== run A ==
==> flow/design.v (excerpt) <==
 module radar(  input clk, input rst, input echo, input [1:0] boton_cambiar_grados, output done, output trigger,
 output [15:0] distance, output PWM, input ultra);
Size: about 2700 cells after synthesis, about 25 I/O pins, ~20000 µm² of cells after synthesis.
Settings: LEC_CHECK=0, CAP_MARGIN=15, CELL_PAD_IN_SITES_DETAIL_PLACEMENT=0, CELL_PAD_IN_SITES_GLOBAL_PLACEMENT=3, CORE_ASPECT_RATIO=1.69, CORE_MARGIN=2, CORE_UTILIZATION=40, CTS_CLUSTER_DIAMETER=129, CTS_CLUSTER_SIZE=55, GPL_TIMING_DRIVEN=0, MAX_ROUTING_LAYER=met5, MIN_ROUTING_LAYER=met2, PLACE_DENSITY=0.63, SETUP_SLACK_MARGIN=5.0, SLEW_MARGIN=40, TNS_END_PERCENT=15; clock period 41.3 ns.
run.sh (not shown) runs the stock make flow with config.mk's settings and CLKGATE_MAP_FILE=.
Run A finished end to end and its layout was clean on timing, DRC and antenna.
Input-level comparison between run B and run A:
Settings: an added ABC_AREA of 1; a change of SLEW_MARGIN from 40 to 10; an added HOLD_SLACK_MARGIN of 0.09.
Notes after the runs:
When the final numbers for run B and run A were put side by side, the synthesized area per cell turned out to be smaller in run B.
STATUS placeable core region: run B loses against run A
Higher proportion of synthesized area in mux cells goes to run A over run B.
global placement without I/O (3_1_place_gp_skip_io): run B exited with error
Against run A, run B reports a complex-gate fraction of the synthesized area that is lower.
When run B is measured against run A, its die size turns out about 9% higher.
On synthesized cell count, the lower figure sits with run A, not run B.
Compared with run A, number of cell instances after yosys synthesis in run B increased by more than a quarter.
The initial core utilization on run B is in line with that on run A.
Going from run A to run B, y dimension of the die grew by a few percent.
Compared with run A, in run B post-synthesis adder-cell area fraction went down 1.0 points; area after synthesis went up about 10%.
Edits applied to the flow inputs when going from run B to run C:
Settings: ABC_AREA: 1 -> unset; TNS_END_PERCENT: 15 -> unset; MIN_ROUTING_LAYER: met2 -> unset; CORE_ASPECT_RATIO: 1.69 -> unset; CAP_MARGIN: 15 -> 20; HOLD_SLACK_MARGIN: 0.09 -> unset; CELL_PAD_IN_SITES_DETAIL_PLACEMENT: 0 -> unset; SETUP_SLACK_MARGIN: 5.0 -> unset; CTS_CLUSTER_SIZE: 55 -> unset; SLEW_MARGIN: 10 -> 20; PLACE_DENSITY: 0.63 -> unset; MAX_ROUTING_LAYER: met5 -> unset; CELL_PAD_IN_SITES_GLOBAL_PLACEMENT: 3 -> unset; GPL_TIMING_DRIVEN: 0 -> unset; CTS_CLUSTER_DIAMETER: 129 -> unset; the clock period (ns, I/O delays scaled along): 41.3 -> 23.5.
==> comparison <==
- Lower mapped cell area was reported by run C, not run B.
- As of run C, overall die width had risen by more than 10% compared to run B.
- The placeable core region in run C is 0.909 times that in run B.
- Taking run B as the reference point, the synthesized cell count of run C falls by 1006.
- In run C relative to run B, site row count had gone down by more than a quarter.
- The final layout from run C, which completed every stage, passed the timing, DRC and antenna checks at the end of the flow.
- Post-synthesis net count: run C vs run B down 1006
> inputs changed (run C -> run D)
Settings: an added ABC_AREA of 1; an added PLACE_DENSITY_LB_ADDON of 0.06; a change of CAP_MARGIN from 20 to 40; an added CTS_CLUSTER_SIZE of 72; a change of CORE_UTILIZATION from 40 to 72; a change of the clock period (ns, I/O delays scaled along) from 23.5 to 12.0.
Notes after the runs:
Of run C and run D, just one finished clean: run C. [compare] base=run C new=run D: total core area shrank by about 40%, die area shrank by 20000 µm², yosys synthesis chip area grew by about 10%.
## Diff of input files: run E against run D
Settings: changing PLACE_DENSITY_LB_ADDON from 0.06 to 0.2; setting TNS_END_PERCENT to 5 for the first time; removing CTS_CLUSTER_SIZE (formerly 72); changing CAP_MARGIN from 40 to 20; changing the clock period (ns, I/O delays scaled along) from 12.0 to 19.2.
--- outcome ---
- Run E: done, clean on timing, DRC and antenna
- Reported for run E and run D, area fraction in compound gates after synthesis turned out identical to the last digit.
- Re synthesized-area fraction occupied by and/or/nand/nor cells: no difference whatsoever between run E and run D.
- From run E to run D, post-synthesis cell count from yosys did not move at all.
- Reported for run E and run D, unique cell type count in the Yosys netlist turned out identical to the last digit.
- Instance count of the mapped netlist: run E vs run D identical
- Diff run E..run D | synthesized chip area reported by yosys | unchanged
- Weighted congestion at the end of routability-driven global placement down 4.8% in run E wrt run D
- Re die area: no difference whatsoever between run E and run D.
- Net count after synthesis came out exactly the same in run E and run D.
- As far as flip-flop and latch count after synthesis goes, run D and run E are indistinguishable; the numbers are identical.

---

Starting RTL as in the previous note.
==> flow/design.v (excerpt) <==
 module radar(  input clk, input rst, input echo, input [1:0] boton_cambiar_grados, output done, output trigger,
 output [15:0] distance, output PWM, input ultra);
 servo   servo( .clk (clk), .rst(rst), .PWM(PWM), .boton_cambiar_grados(boton_cambiar_grados));
 ultrasonido1 ultrasonido2( .ultra(ultra), .clk(clk), .rst(rst),  .echo(echo), .done(done), .trigger(trigger),.distance(distance));
 endmodule
Settings: LEC_CHECK=0, CAP_MARGIN=20, CELL_PAD_IN_SITES_GLOBAL_PLACEMENT=1, CORE_ASPECT_RATIO=1.78, CORE_MARGIN=2, CORE_UTILIZATION=32, CTS_CLUSTER_DIAMETER=331, GPL_ROUTABILITY_DRIVEN=0, GPL_TIMING_DRIVEN=0, MAX_ROUTING_LAYER=met4, PLACE_DENSITY_LB_ADDON=0.01, SLEW_MARGIN=5, TNS_END_PERCENT=25; clock period 39.6 ns.
The starting point completed with no timing, DRC or antenna violations.
Change:
Settings changed: CORE_ASPECT_RATIO 1.78 to 0.5, CORE_UTILIZATION 32 to 58, CTS_CLUSTER_DIAMETER 331 to 393, GPL_TIMING_DRIVEN 0 to default, MAX_ROUTING_LAYER met4 to default, PLACE_DENSITY_LB_ADDON 0.01 to 0.18, SLEW_MARGIN 5 to 20.
After rerunning:
- design area shrinks by 3.2%
- utilization grows by 27 points
- critical path depth shrinks by 5
- via count shrinks by 0.68%
- synthesized area is unchanged
- global-route usage grows by 7.6 points
- non-clock buffer count shrinks by 87
- hold slack is about the same
Change:
Settings changed: CELL_PAD_IN_SITES_GLOBAL_PLACEMENT 1 to default, CORE_ASPECT_RATIO 0.5 to 1.6, CORE_UTILIZATION 58 to 40, CTS_CLUSTER_DIAMETER 393 to default, PLACE_DENSITY_LB_ADDON 0.18 to default, TNS_END_PERCENT 25 to default.
Clock period 39.6 ns to 25.0 ns, I/O delays scaled along.
The changed run ran to the end with no violations; clock skew hardly moves; synthesized cell count does not change; fmax drops by about 1.6%; routed wire length increases by about 11%; final area grows by about 1.1%.
Change:
Settings changed: ABC_AREA from default to 1, CELL_PAD_IN_SITES_GLOBAL_PLACEMENT from default to 1, CORE_ASPECT_RATIO 1.6 to default, CORE_UTILIZATION 40 to 37, CTS_CLUSTER_DIAMETER from default to 333, CTS_CLUSTER_SIZE from default to 100, GPL_ROUTABILITY_DRIVEN 0 to default, HOLD_SLACK_MARGIN from default to 0.15, SLEW_MARGIN 20 to 5.
Die size is higher by about a fifth.
Via count is higher by a few percent.
Change:
Settings changed: ABC_AREA 1 to 0, CORE_ASPECT_RATIO from default to 1.59, CORE_UTILIZATION 37 to 61, HOLD_SLACK_MARGIN 0.15 to 0.3, SLEW_MARGIN 5 to 20.
Core utilization grows by 25 points. Synthesized area drops by a little under a tenth. Setup slack got worse by 2.6 ns. Non-clock buffer count grows by 15. Design area came out lower by a little under a tenth.
